==> run a <==
==> flow/design.v (excerpt) <==
module lc4_core
   (input  wire        clk,
    input  wire        rst,
    output wire [15:0] o_cur_pc,
    input  wire [15:0] i_cur_insn,
    output wire [15:0] o_dmem_addr,
    input  wire [15:0] i_cur_dmem_data,
    output wire        o_dmem_we,
    output wire [15:0] o_dmem_towrite,
    output wire [1:0]  test_stall,
    output wire [15:0] test_cur_pc,
    output wire [15:0] test_cur_insn,
    output wire        test_regfile_we,
    output wire [2:0]  test_regfile_wsel,
    output wire [15:0] test_regfile_data,
    output wire        test_nzp_we,
    output wire [2:0]  test_nzp_new_bits,
    output wire        test_dmem_we,
    output wire [15:0] test_dmem_addr,
    output wire [15:0] test_dmem_data
    );
   wire [7:0] led_unused;
   lc4_processor proc (.clk(clk), .rst(rst), .gwe(1'b1),
                       .o_cur_pc(o_cur_pc), .i_cur_insn(i_cur_insn),
                       .o_dmem_addr(o_dmem_addr), .i_cur_dmem_data(i_cur_dmem_data),
                       .o_dmem_we(o_dmem_we), .o_dmem_towrite(o_dmem_towrite),
                       .test_stall(test_stall), .test_cur_pc(test_cur_pc),
                       .test_cur_insn(test_cur_insn), .test_regfile_we(test_regfile_we),
                       .test_regfile_wsel(test_regfile_wsel), .test_regfile_data(test_regfile_data),
                       .test_nzp_we(test_nzp_we), .test_nzp_new_bits(test_nzp_new_bits),
                       .test_dmem_we(test_dmem_we), .test_dmem_addr(test_dmem_addr),
                       .test_dmem_data(test_dmem_data),
                       .switch_data(8'd0), .led_data(led_unused));
endmodule
==> flow/config.mk <==
export PLATFORM = sky130hd
export DESIGN_NAME = lc4_core
export DESIGN_NICKNAME = lc4_core
export VERILOG_FILES = /design/flow/design.v
export SDC_FILE = /design/flow/constraint.sdc
export NUM_CORES = 4
export LEC_CHECK = 0
export CAP_MARGIN = 20
export CORE_MARGIN = 2
export CORE_UTILIZATION = 72
export CTS_CLUSTER_DIAMETER = 172
export CTS_CLUSTER_SIZE = 24
export GPL_ROUTABILITY_DRIVEN = 1
export GPL_TIMING_DRIVEN = 1
export HOLD_SLACK_MARGIN = -0.1
export MAX_ROUTING_LAYER = met4
export PLACE_DENSITY_LB_ADDON = 0.24
export SETUP_SLACK_MARGIN = 5.0
export SLEW_MARGIN = 40
==> flow/constraint.sdc <==
create_clock -name core_clock -period 35.8 [get_ports {clk}]
set_input_delay 7.1600 -clock core_clock [delete_from_list [all_inputs] [get_ports {clk}]]
set_output_delay 7.1600 -clock core_clock [all_outputs]
set_load 0.01 [all_outputs]
run.sh (not shown) runs the stock make flow with config.mk's settings and CLKGATE_MAP_FILE=.
==> run b: changes against run a <==
==> flow/config.mk (replaced) <==
export PLATFORM = sky130hd
export DESIGN_NAME = lc4_core
export DESIGN_NICKNAME = lc4_core
export VERILOG_FILES = /design/flow/design.v
export SDC_FILE = /design/flow/constraint.sdc
export NUM_CORES = 4
export LEC_CHECK = 0
export CAP_MARGIN = 20
export CORE_MARGIN = 2
export CORE_UTILIZATION = 40
export GPL_TIMING_DRIVEN = 0
export SLEW_MARGIN = 20
export TNS_END_PERCENT = 20
==> flow/constraint.sdc (replaced) <==
create_clock -name core_clock -period 40.0 [get_ports {clk}]
set_input_delay 8.0000 -clock core_clock [delete_from_list [all_inputs] [get_ports {clk}]]
set_output_delay 8.0000 -clock core_clock [all_outputs]
set_load 0.01 [all_outputs]
==> run c: changes against run a <==
==> flow/config.mk (replaced) <==
export PLATFORM = sky130hd
export DESIGN_NAME = lc4_core
export DESIGN_NICKNAME = lc4_core
export VERILOG_FILES = /design/flow/design.v
export SDC_FILE = /design/flow/constraint.sdc
export NUM_CORES = 4
export LEC_CHECK = 0
export CAP_MARGIN = 20
export CORE_MARGIN = 2
export CORE_UTILIZATION = 57
export CTS_CLUSTER_SIZE = 98
export GPL_ROUTABILITY_DRIVEN = 1
export GPL_TIMING_DRIVEN = 1
export PLACE_DENSITY = 0.54
export SETUP_SLACK_MARGIN = 5.0
export SLEW_MARGIN = 20
==> flow/constraint.sdc (replaced) <==
create_clock -name core_clock -period 56.4 [get_ports {clk}]
set_input_delay 11.2800 -clock core_clock [delete_from_list [all_inputs] [get_ports {clk}]]
set_output_delay 11.2800 -clock core_clock [all_outputs]
set_load 0.01 [all_outputs]
==> qor.log <==
qor: clock_tree.postCtsSetupRepairBufs 316
qor: run_status.flow.first_error [ERROR GRT-0116] Global routing finished with congestion. Check the congestion regions in the DRC Viewer.
qor: global_route.use_met1 78.2%
qor: floorplan.chip_width 257 um
qor: placed_design.globalplace.congestion 1.29
qor: run_status.status stopped before the end
qor: floorplan.coreArea 63200 sq um
qor: placed_design.place.detailed.instances 7027
qor: run_status.flow.stopped_at global routing (5_1_grt)
qor: floorplan.placement_rows 92
-- figures above: run a

==> qor.log <==
qor: global_route.use_met1 51.2%
qor: flow_run.warning_count 79
qor: floorplan.placement_rows 124
qor: placed_design.place.detailed.instances 7914
qor: logic_synthesis.synthXorXnorAreaFrac 4.48%
qor: timing.slew_headroom 16.8%
qor: run_status.status no timing/DRC/antenna violations
qor: setup_path.timing.critical_path.max_delay_family AND-OR/OR-AND gates
qor: clock_tree.postCtsSetupRepairBufs 29
qor: floorplan.chip_width 343 um
qor: clock_tree.clock_tree_from_tritoncts built
qor: floorplan.coreArea 114000 sq um
-- figures above: run b

==> qor.log <==
qor: timing.setup_violations 0
qor: clock_tree.postCtsSetupRepairBufs 0
qor: run_status.status no timing/DRC/antenna violations
qor: floorplan.chip_width 288 um
qor: placed_design.globalplace.congestion 1.08
qor: global_route.use_met1 58.8%
qor: floorplan.placement_rows 104
qor: placed_design.place.detailed.instances 7193
-- figures above: run c

